==> try-pepper: inputs <==
// fpu16_top
module fpu16_top(
    input         aclk,
    input  [15:0] a,
    input  [15:0] b,
    input         a_valid,
    input         b_valid,
    output [15:0] add_result,
    output        add_valid,
    output [15:0] sub_result,
    output        sub_valid,
    output [15:0] mul_result,
    output        mul_valid,
    output [7:0]  cmp_result,
    output        cmp_valid
    );
Settings: LEC_CHECK=0, CAP_MARGIN=20, CELL_PAD_IN_SITES_GLOBAL_PLACEMENT=2, CORE_MARGIN=2, CORE_UTILIZATION=72, CTS_CLUSTER_DIAMETER=65, CTS_CLUSTER_SIZE=52, PLACE_DENSITY=0.56, SETUP_SLACK_MARGIN=1.26, SLEW_MARGIN=20; clock period 4.43 ns.
run.sh (not shown) runs the stock make flow with config.mk's settings and CLKGATE_MAP_FILE=.
==> inputs of try-quartz, as changes to try-pepper <==
CELL_PAD_IN_SITES_GLOBAL_PLACEMENT = default   (was 2)
CTS_CLUSTER_DIAMETER = default   (was 65)
CTS_CLUSTER_SIZE = 37   (was 52)
PLACE_DENSITY = 0.67   (was 0.56)
SETUP_SLACK_MARGIN = default   (was 1.26)
==> flow/constraint.sdc (replaced) <==
create_clock -name core_clock -period 7.55 [get_ports {aclk}]
set_input_delay 1.5100 -clock core_clock [delete_from_list [all_inputs] [get_ports {aclk}]]
set_output_delay 1.5100 -clock core_clock [all_outputs]
set_load 0.01 [all_outputs]
==> qor summary <==
| metric | try-pepper | try-quartz |
|---|---|---|
| Floorplan core density | 72.6% | 72.6% |
| Yosys simple share | 14.3% | 14.3% |
| Run status | did not finish | did not finish |
| Failing step | global placement without I/O (3_1_place_gp_skip_io) | global routing (5_1_grt) |
| Fraction of synthesized area in multiplexers | 4.95% | 4.95% |
| Chip footprint | 45000 µm² | 45000 µm² |
| Area inside the core boundary | 43000 µm² | 43000 µm² |
| Top cell area share | 45.1% | 45.1% |
| Cell type contributing the most total cell area after synthesis | sky130_fd_sc_hd__dfxtp_1 | sky130_fd_sc_hd__dfxtp_1 |
| Async set or reset register ratio after synthesis | 0% | 0% |
| Number of enable flip-flop cells | 0 | 0 |
| Number of warnings issued by yosys | 5 | 5 |
| Post-synthesis instance area | 31200 µm² | 31200 µm² |
| Most repeated cell in the gate-level netlist after synthesis | sky130_fd_sc_hd__dfxtp_1 | sky130_fd_sc_hd__dfxtp_1 |
| Sequential element share of the synthesized area | 45.1% | 45.1% |
| Compound-gate portion of the synthesized area | 14.6% | 14.6% |
| Cell Type Count | 97 | 97 |
| Number of storage elements in the synthesis netlist | 703 | 703 |
| Post-synthesis chip area from yosys | 31200 µm² | 31200 µm² |
| Primary flip-flop cell chosen by synthesis mapping | sky130_fd_sc_hd__dfxtp_1 | sky130_fd_sc_hd__dfxtp_1 |
| Adder share | 12.8% | 12.8% |
| Yosys stat cell total | 3271 | 3271 |
| DIE HEIGHT | 212 µm | 212 µm |
| Die W | 212 µm | 212 µm |
| Syn_area_per_cell | 9.54 µm² | 9.54 µm² |
| Row cnt | 76 | 76 |
| Number of instances in the synthesized netlist | 3271 | 3271 |

==> inputs of run a <==
Starting RTL as in the previous note.
==> flow/design.v (excerpt) <==
module fpu16_top(
    input         aclk,
    input  [15:0] a,
    input  [15:0] b,
    input         a_valid,
    input         b_valid,
    output [15:0] add_result,
    output        add_valid,
    output [15:0] sub_result,
    output        sub_valid,
    output [15:0] mul_result,
    output        mul_valid,
    output [7:0]  cmp_result,
    output        cmp_valid
    );
    fpu_add_pipe u_add(
        .aclk(aclk),
        .s_axis_a_tdata(a), .s_axis_b_tdata(b),
        .s_axis_a_tvalid(a_valid), .s_axis_b_tvalid(b_valid),
        .m_axis_result_tdata(add_result), .m_axis_result_tvalid(add_valid));
    fpu_sub_pipe u_sub(
        .aclk(aclk),
        .s_axis_a_tdata(a), .s_axis_b_tdata(b),
        .s_axis_a_tvalid(a_valid), .s_axis_b_tvalid(b_valid),
        .m_axis_result_tdata(sub_result), .m_axis_result_tvalid(sub_valid));
    fpu_mul_pipe u_mul(
        .aclk(aclk),
        .s_axis_a_tdata(a), .s_axis_b_tdata(b),
        .s_axis_a_tvalid(a_valid), .s_axis_b_tvalid(b_valid),
        .m_axis_result_tdata(mul_result), .m_axis_result_tvalid(mul_valid));
    fpu_comp_large u_cmp(
        .aclk(aclk),
        .s_axis_a_tdata(a), .s_axis_b_tdata(b),
        .s_axis_a_tvalid(a_valid), .s_axis_b_tvalid(b_valid),
        .m_axis_result_tdata(cmp_result), .m_axis_result_tvalid(cmp_valid));
endmodule
make LEC_CHECK=0 CAP_MARGIN=20 CORE_MARGIN=2 CORE_UTILIZATION=40 GPL_ROUTABILITY_DRIVEN=0 HOLD_SLACK_MARGIN=0.17 SLEW_MARGIN=20 finish   # period 8.0 ns
==> run b (differences from run a) <==
--- a/flow/config.mk
+++ b/flow/config.mk
@@ -7,7 +7,6 @@
 export LEC_CHECK = 0
 export CAP_MARGIN = 20
 export CORE_MARGIN = 2
-export CORE_UTILIZATION = 40
-export GPL_ROUTABILITY_DRIVEN = 0
-export HOLD_SLACK_MARGIN = 0.17
+export CORE_UTILIZATION = 67
+export MAX_ROUTING_LAYER = met4
 export SLEW_MARGIN = 20
==> flow/constraint.sdc (replaced) <==
create_clock -name core_clock -period 7.11 [get_ports {aclk}]
set_input_delay 1.4220 -clock core_clock [delete_from_list [all_inputs] [get_ports {aclk}]]
set_output_delay 1.4220 -clock core_clock [all_outputs]
set_load 0.01 [all_outputs]
==> run c (differences from run a) <==
==> flow/config.mk (replaced) <==
export PLATFORM = sky130hd
export DESIGN_NAME = fpu16_top
export DESIGN_NICKNAME = fpu16_top
export VERILOG_FILES = /design/flow/design.v
export SDC_FILE = /design/flow/constraint.sdc
export NUM_CORES = 4
export LEC_CHECK = 0
export ABC_AREA = 1
export CAP_MARGIN = 15
export CELL_PAD_IN_SITES_GLOBAL_PLACEMENT = 3
export CORE_ASPECT_RATIO = 1.3
export CORE_MARGIN = 2
export CORE_UTILIZATION = 26
export CTS_CLUSTER_SIZE = 52
export GPL_ROUTABILITY_DRIVEN = 1
export HOLD_SLACK_MARGIN = 0.17
export MIN_ROUTING_LAYER = met2
export PLACE_DENSITY_LB_ADDON = 0.16
export SETUP_SLACK_MARGIN = 1.29
export SLEW_MARGIN = 20
==> qor summary <==
| metric | run c | run b | run a |
|---|---|---|---|
| Status | finished clean | complete, but fails checks | finished clean |
| Layout check failures | - | setup timing | - |
| Synth Seq Share | 45.69% | 45.08% | 45.08% |
| Non-clock buffering overhead in the final layout | 11.28% | 13.04% | 11.44% |
| Layout-stage area growth over the synthesis result | 34.04% | 30.96% | 27.79% |
| DIE AREA | 121300 um^2 | 48340 um^2 | 80300 um^2 |
| Post-placement cell area | 36690 um^2 | 36060 um^2 | 36350 um^2 |
| Reported sequential group power | 0.00525 W | 0.00627 W | 0.00537 W |
| Worst setup margin | 0.7103 ns | -0.7747 ns | 0.1448 ns |
| Worst setup path start | b[11] | a[0] | a[8] |
| Wire length on met3 | 42130 um | 12630 um | 4169 um |
| Via Count | 35.90k | 29.51k | 24.32k |
| Overall die height | 396.4 um | 219.9 um | 283.4 um |
| Sw Pwr | 0.006764 W | 0.008100 W | 0.005814 W |

==> inputs of trial 64 <==
fpu16_top again, from the RTL that the note above started with.
Settings: LEC_CHECK=0, CAP_MARGIN=20, CORE_MARGIN=2, CORE_UTILIZATION=72, PLACE_DENSITY_LB_ADDON=0.22, SETUP_SLACK_MARGIN=0.74, SLEW_MARGIN=20; clock period 6.2 ns.
==> build 7: changes against trial 64 <==
--- a/flow/config.mk
+++ b/flow/config.mk
@@ -6,8 +6,11 @@
 export NUM_CORES = 4
 export LEC_CHECK = 0
+export ABC_AREA = 1
 export CAP_MARGIN = 20
+export CORE_ASPECT_RATIO = 0.93
 export CORE_MARGIN = 2
-export CORE_UTILIZATION = 72
-export PLACE_DENSITY_LB_ADDON = 0.22
-export SETUP_SLACK_MARGIN = 0.74
+export CORE_UTILIZATION = 61
+export CTS_CLUSTER_SIZE = 84
+export PLACE_DENSITY_LB_ADDON = 0.07
+export SETUP_SLACK_MARGIN = 1.36
 export SLEW_MARGIN = 20
==> flow/constraint.sdc (replaced) <==
create_clock -name core_clock -period 4.57 [get_ports {aclk}]
set_input_delay 0.9140 -clock core_clock [delete_from_list [all_inputs] [get_ports {aclk}]]
set_output_delay 0.9140 -clock core_clock [all_outputs]
set_load 0.01 [all_outputs]
==> build 62: changes against trial 64 <==
--- a/flow/config.mk
+++ b/flow/config.mk
@@ -7,7 +7,9 @@
 export LEC_CHECK = 0
 export CAP_MARGIN = 20
+export CORE_ASPECT_RATIO = 0.52
 export CORE_MARGIN = 2
-export CORE_UTILIZATION = 72
-export PLACE_DENSITY_LB_ADDON = 0.22
-export SETUP_SLACK_MARGIN = 0.74
+export CORE_UTILIZATION = 40
+export GPL_ROUTABILITY_DRIVEN = 1
+export HOLD_SLACK_MARGIN = 0.17
+export SETUP_SLACK_MARGIN = -0.79
 export SLEW_MARGIN = 20
==> flow/constraint.sdc (replaced) <==
create_clock -name core_clock -period 8.0 [get_ports {aclk}]
set_input_delay 1.6000 -clock core_clock [delete_from_list [all_inputs] [get_ports {aclk}]]
set_output_delay 1.6000 -clock core_clock [all_outputs]
set_load 0.01 [all_outputs]
==> summary of the runs <==
- Trial 64 never finished: it broke off in global routing (5_1_grt). Build 62 produced a layout that fails on setup timing. Build 7 produced a layout that fails on setup timing.
- Core utilization: build 62 is lower than build 7 (34 points).
- Combinational power: build 62 is smaller than build 7 (about 60%).
- Between build 7 and build 62, the lower routed wire length is in build 62 (gap about 20%, measured against build 62).
- Between build 62 and build 7, the lower clock skew is in build 62 (gap 0.028 ns).
- Of build 7 and build 62, build 62 has the higher area after synthesis (gap about 1.4%, measured against build 62).
- In build 62 the first-iteration DRC count is lower than in build 7, by 16%.
- Against build 62, the sequential share of layout area of build 7 is lower by 3.3 points.
- Against build 7, the design area of build 62 is lower by about 9%.
- Between build 62 and build 7, the lower non-clock buffer count is in build 62 (gap 175).
- In build 62 the count of clock-buffer cells in the layout is lower than in build 7, by 6.
==> figures <==
	trial 64	build 7	build 62
Post-synthesis share of cell area spent on xor and xnor gates	3.358%	2.925%	3.358%
Result of the run	stopped before the end	complete, but fails checks	complete, but fails checks
Failing step	global routing (5_1_grt)	-	-
Violated checks	-	setup timing	setup timing
Source of the worst register-to-register timing path	-	u_sub.l_e_1[0]	u_sub.l_e_1[0]
Arrival time at the worst endpoint	-	7.68 ns	9.09 ns
Worst r2r path cells	-	16	17
Highest ir drop seen on vdd	-	0.0009434 V	0.0003366 V
Longest individual stage delay on the worst path	-	0.60 ns	0.56 ns
Flop share of the area	-	33.45%	36.77%
Count of inverters not on the clock network in the layout	-	535	262
Clock-pin slew reported for the worst setup and hold paths after clock tree synthesis	-	0.07 ns	0.07 ns
Clk latency late pin	-	0.67 ns	0.63 ns
Portion of the layout cell area used by non-clock buffers	-	14.38%	10.71%
Length of the first detailed-routing pass in iterations	-	7	6
Routed Antenna Nets	-	0	0
Yosys Instances	3271	3692	3271
Clock tree from TritonCTS	-	done	done
Synthesized instance count	3271	3692	3271
Die Area	0.04504 sq mm	0.05231 sq mm	0.08043 sq mm
Depth of the critical timing path with buffers and inverters included	-	41	31
Height of the die	212.2 microns	220.7 microns	205.5 microns
Highest signal layer in the routed design	-	met4	met4
No activity file was given, so power comes from the tool's default toggle rates.
